==> run a <==
// top
module top (
    input clk,                   
    input mode,                  
    input song,                  
    input plus,                  
    input minus,                 
    input rst,                   
    input set,                   
    input refer,                 
    input player1,               
    input player2,               
    output reg [8:0] rope,       
    output reg [1:0] sel,        
    output reg [1:0] ledr,       
    output reg [1:0] ledg,       
    output reg [1:0] ledb,       
    output reg [3:0] ledop,      
    output reg [7:0] segdata1,   
    output reg [7:0] segdata0,   
    output reg [7:0] seg,        
    output reg [7:0] sel8,       
    output reg ledplayer1,       
    output reg ledplayer2,       
    output reg buzzer,           
    output reg round_indicator_1, 
    output reg round_indicator_2 
);
export LEC_CHECK = 0
export ABC_AREA = 1
export CAP_MARGIN = 20
export CORE_MARGIN = 2
export CORE_UTILIZATION = 72
export CTS_CLUSTER_DIAMETER = 55
export CTS_CLUSTER_SIZE = 42
export PLACE_DENSITY_LB_ADDON = 0.01
export SETUP_SLACK_MARGIN = 1.29
export SLEW_MARGIN = 20
export TNS_END_PERCENT = 5
create_clock -name core_clock -period 4.38 [get_ports {clk}]
run.sh (not shown) runs the stock make flow with config.mk's settings and CLKGATE_MAP_FILE=.
==> run b (differences from run a) <==
- ABC_AREA: 1 -> unset
- CTS_CLUSTER_DIAMETER: 55 -> unset
- CTS_CLUSTER_SIZE: 42 -> 41
- PLACE_DENSITY_LB_ADDON: 0.01 -> 0.0
- SETUP_SLACK_MARGIN: 1.29 -> 1.5
- TNS_END_PERCENT: 5 -> unset
==> flow/constraint.sdc (replaced) <==
create_clock -name core_clock -period 6.83 [get_ports {clk}]
set_input_delay 1.3660 -clock core_clock [delete_from_list [all_inputs] [get_ports {clk}]]
set_output_delay 1.3660 -clock core_clock [all_outputs]
set_load 0.01 [all_outputs]
==> results <==
Against run b, the register-to-register slack of run a is lower by 1800 ps.
Run a ran to the end with violations: setup timing. Run b completed without violations.
Against run b, the power of run a is higher by about 30%.
Against run b, the first-iteration DRC count of run a is larger by 30%.
Clock power: run a is larger than run b (42%).
Between run b and run a, the lower sequential power is in run b (gap 10%, measured against run a).

==> inputs of indigo <==
Starting RTL as in the previous note.
clock: 4.51 ns
lec_check: 0
cap_margin: 30
cell_pad_in_sites_detail_placement: 0
core_margin: 2
core_utilization: 72
cts_cluster_diameter: 156
gpl_routability_driven: 1
max_routing_layer: met4
slew_margin: 20
tns_end_percent: 80
==> inputs of cedar, as changes to indigo <==
==> flow/config.mk (replaced) <==
export PLATFORM = sky130hd
export DESIGN_NAME = top
export DESIGN_NICKNAME = top
export VERILOG_FILES = /design/flow/design.v
export SDC_FILE = /design/flow/constraint.sdc
export NUM_CORES = 4
export LEC_CHECK = 0
export CAP_MARGIN = 20
export CORE_MARGIN = 2
export CORE_UTILIZATION = 72
export CTS_CLUSTER_SIZE = 35
export HOLD_SLACK_MARGIN = 0.3
export PLACE_DENSITY = 0.7
export SETUP_SLACK_MARGIN = 1.7
export SLEW_MARGIN = 20
==> flow/constraint.sdc (replaced) <==
create_clock -name core_clock -period 6.49 [get_ports {clk}]
set_input_delay 1.2980 -clock core_clock [delete_from_list [all_inputs] [get_ports {clk}]]
set_output_delay 1.2980 -clock core_clock [all_outputs]
set_load 0.01 [all_outputs]
==> inputs of amber, as changes to indigo <==
--- a/flow/config.mk
+++ b/flow/config.mk
@@ -7,9 +7,14 @@
 export LEC_CHECK = 0
-export CAP_MARGIN = 30
+export ABC_AREA = 1
+export CAP_MARGIN = 5
 export CELL_PAD_IN_SITES_DETAIL_PLACEMENT = 0
+export CORE_ASPECT_RATIO = 1.2
 export CORE_MARGIN = 2
 export CORE_UTILIZATION = 72
-export CTS_CLUSTER_DIAMETER = 156
+export CTS_CLUSTER_DIAMETER = 29
+export CTS_CLUSTER_SIZE = 50
 export GPL_ROUTABILITY_DRIVEN = 1
 export MAX_ROUTING_LAYER = met4
+export PLACE_DENSITY_LB_ADDON = 0.13
+export SETUP_SLACK_MARGIN = 1.34
 export SLEW_MARGIN = 20
==> notes <==
Against indigo, the routed wire length of cedar is smaller by 5.2%.
Against indigo, the critical path depth of cedar is higher by 2.
In cedar the count of clock-buffer cells in the layout is higher than in indigo, by 11.
amber failed in global routing. cedar finished clean. indigo finished but fails on setup timing.
Hold slack: cedar is better than indigo (0.081 ns).
Against indigo, the sequential share of layout area of cedar is higher by 1.2 points.
==> figures <==
metric                                                            indigo                   amber       cedar
Status                                                   failed layout checks  stopped before the end  timing/DRC/antenna clean
Stage where the flow stopped                                           -          global routing           -
Layout check failures                                       setup timing                       -           -
Path type of the worst setup path                             reg -> reg                       -  reg -> reg
NetSw                                                            8540 uW                       -     5840 uW
Achievable frequency                                             190 MHz                       -     184 MHz
Area fraction of the dominant cell type after synthesis            20.8%                   20.5%       20.8%
Startpoint type of the worst setup path                         register                       -    register
Storage cell area                                             21800 um^2                       -  21800 um^2
Layout Area Growth over Synthesis                                  16.1%                       -       12.7%
Placed instance count                                               6037                    6857        5871
Number of tapcells                                                   864                       -         864
Register-to-register path setup slack                           -0.76 ns                       -     1.07 ns

==> onyx <==
top again, from the RTL that the note above started with.
clock: 6.83 ns
lec_check: 0
cap_margin: 35
cell_pad_in_sites_detail_placement: 1
core_aspect_ratio: 0.52
core_margin: 4
core_utilization: 16
cts_cluster_size: 24
gpl_routability_driven: 1
gpl_timing_driven: 0
max_routing_layer: met4
slew_margin: 0
tns_end_percent: 20
==> willow (differences from onyx) <==
ABC_AREA = 1   (was unset)
CAP_MARGIN = 10   (was 35)
CORE_ASPECT_RATIO = 0.75   (was 0.52)
MAX_ROUTING_LAYER = met5   (was met4)
TNS_END_PERCENT = 90   (was 20)
==> results <==
- Area after synthesis: onyx is lower than willow (about 1.3%).
- Of willow and onyx, onyx has the higher clock skew (gap 0.033 ns).
- Between willow and onyx, the lower register-to-register slack is in onyx (gap 0.29 ns).
- Of onyx and willow, willow has the higher clock power (gap about 6%, measured against willow).
- In willow the critical path depth is higher than in onyx, by 9.
==> figures <==
| item | onyx | willow |
|---|---|---|
| Count of standard-cell rows | 143 | 173 |
| Die span in y | 400 um | 482 um |
| Fraction of met1 tracks used by global routing | 14.9% | 12.2% |
| Number of standard cells in the final layout excluding fillers | 9239 | 10000 |
| Synth-to-Final Area Change | 20.6% | 19.7% |
| Non-clock buffer contribution to total cell area | 3.65% | 2.39% |
| AND-OR/OR-AND Cells, Area Fraction | 14.1% | 11.3% |
| Global-route wire length before repair | 227000 um | 225000 um |
| Worst-skew pair later-pin latency | 0.69 ns | 0.70 ns |
| Status | finished clean | finished clean |
| Buffers inserted by post-CTS timing repair | 5 | 0 |
| Clock tree skew after final layout | 0.0591 ns | 0.0260 ns |

==> inputs of 01-11 <==
Starting RTL as in the previous note.
export LEC_CHECK = 0
export CAP_MARGIN = 20
export CORE_MARGIN = 2
export CORE_UTILIZATION = 66
export CTS_CLUSTER_SIZE = 54
export GPL_ROUTABILITY_DRIVEN = 0
export PLACE_DENSITY_LB_ADDON = 0.02
export SLEW_MARGIN = 0
create_clock -name core_clock -period 8.73 [get_ports {clk}]
==> 08-12 (differences from 01-11) <==
==> flow/config.mk (replaced) <==
export PLATFORM = sky130hd
export DESIGN_NAME = top
export DESIGN_NICKNAME = top
export VERILOG_FILES = /design/flow/design.v
export SDC_FILE = /design/flow/constraint.sdc
export NUM_CORES = 4
export LEC_CHECK = 0
export CAP_MARGIN = 20
export CORE_MARGIN = 2
export CORE_UTILIZATION = 72
export CTS_CLUSTER_SIZE = 35
export PLACE_DENSITY = 0.7
export SETUP_SLACK_MARGIN = 1.7
export SLEW_MARGIN = 20
==> flow/constraint.sdc (replaced) <==
create_clock -name core_clock -period 6.49 [get_ports {clk}]
set_input_delay 1.2980 -clock core_clock [delete_from_list [all_inputs] [get_ports {clk}]]
set_output_delay 1.2980 -clock core_clock [all_outputs]
set_load 0.01 [all_outputs]
==> results <==
- Non-clock buffer count: 08-12 is higher than 01-11 (75).
- In area after synthesis, 01-11 and 08-12 do not differ.
- Against 01-11, the design area of 08-12 is larger by about 2%.
- Of 08-12 and 01-11, 01-11 has the higher die area (gap about 8%, measured against 01-11).
- Count of clock-buffer cells in the layout: 08-12 is higher than 01-11 (2).
==> figures <==
Result of the run: 01-11 timing/DRC/antenna clean; 08-12 timing/DRC/antenna clean
Fmax: 01-11 140.6 MHz; 08-12 184.4 MHz
Well-tap cell count: 01-11 950; 08-12 864
Power attributed to sequential cells: 01-11 5.93 mW; 08-12 8.01 mW
Total die area: 01-11 73950 µm²; 08-12 67880 µm²
Largest net degree at the start of global routing: 01-11 147; 08-12 91
Standard cell core area: 01-11 71240 µm²; 08-12 65510 µm²
Largest stage delay on the critical path: 01-11 0.80 ns; 08-12 0.55 ns
Setup repair after global routing missed its margin: 01-11 false; 08-12 true
Cell Area, Placed: 01-11 49460 µm²; 08-12 49650 µm²
Power in combinational cells: 01-11 3.15 mW; 08-12 4.32 mW

==> violet <==
top again, from the RTL that the note above started with.
export LEC_CHECK = 0
export ABC_AREA = 1
export CAP_MARGIN = 30
export CELL_PAD_IN_SITES_DETAIL_PLACEMENT = 0
export CORE_MARGIN = 2
export CORE_UTILIZATION = 72
export CTS_CLUSTER_DIAMETER = 156
export GPL_ROUTABILITY_DRIVEN = 1
export MAX_ROUTING_LAYER = met4
export PLACE_DENSITY_LB_ADDON = 0.13
export SETUP_SLACK_MARGIN = 1.34
export SLEW_MARGIN = 20
export TNS_END_PERCENT = 80
create_clock -name core_clock -period 4.51 [get_ports {clk}]
==> inputs of raven, as changes to violet <==
ABC_AREA = unset   (was 1)
CELL_PAD_IN_SITES_DETAIL_PLACEMENT = 1   (was 0)
CORE_MARGIN = 4   (was 2)
CORE_UTILIZATION = 16   (was 72)
CTS_CLUSTER_DIAMETER = unset   (was 156)
GPL_TIMING_DRIVEN = 0   (was unset)
PLACE_DENSITY_LB_ADDON = unset   (was 0.13)
SETUP_SLACK_MARGIN = unset   (was 1.34)
SLEW_MARGIN = 0   (was 20)
==> flow/constraint.sdc (replaced) <==
create_clock -name core_clock -period 6.83 [get_ports {clk}]
set_input_delay 1.3660 -clock core_clock [delete_from_list [all_inputs] [get_ports {clk}]]
set_output_delay 1.3660 -clock core_clock [all_outputs]
set_load 0.01 [all_outputs]
==> inputs of delta, as changes to violet <==
ABC_AREA = unset   (was 1)
CAP_MARGIN = 20   (was 30)
CELL_PAD_IN_SITES_DETAIL_PLACEMENT = unset   (was 0)
CORE_UTILIZATION = 69   (was 72)
CTS_CLUSTER_DIAMETER = unset   (was 156)
CTS_CLUSTER_SIZE = 41   (was unset)
GPL_ROUTABILITY_DRIVEN = unset   (was 1)
MAX_ROUTING_LAYER = unset   (was met4)
PLACE_DENSITY = 0.6   (was unset)
PLACE_DENSITY_LB_ADDON = unset   (was 0.13)
SETUP_SLACK_MARGIN = unset   (was 1.34)
TNS_END_PERCENT = unset   (was 80)
==> flow/constraint.sdc (replaced) <==
create_clock -name core_clock -period 6.83 [get_ports {clk}]
set_input_delay 1.3660 -clock core_clock [delete_from_list [all_inputs] [get_ports {clk}]]
set_output_delay 1.3660 -clock core_clock [all_outputs]
set_load 0.01 [all_outputs]
==> notes <==
- delta passed the timing, design-rule and antenna checks. violet reached the layout checks and failed them: negative setup slack. raven ran to the end with no violations.
- In delta the global-route usage is higher than in raven, by 21 points.
- Against violet, the cell count of delta is lower by about 16%.
- Against raven, the hold slack of violet is worse by 0.011 ns.
- In violet the combinational power is higher than in raven, by 21%.
- Sequential power: violet > delta > raven.
- Area after synthesis: violet is higher than delta (1.3%).
- The highest via count belongs to violet, the lowest to delta.
- Of violet and raven, violet has the higher total power (gap 25%, measured against raven).
- Clock power, highest first: violet, raven, delta.
- Non-clock buffer count, lowest first: delta, raven, violet.
Power is estimated from default activity; no workload was simulated.
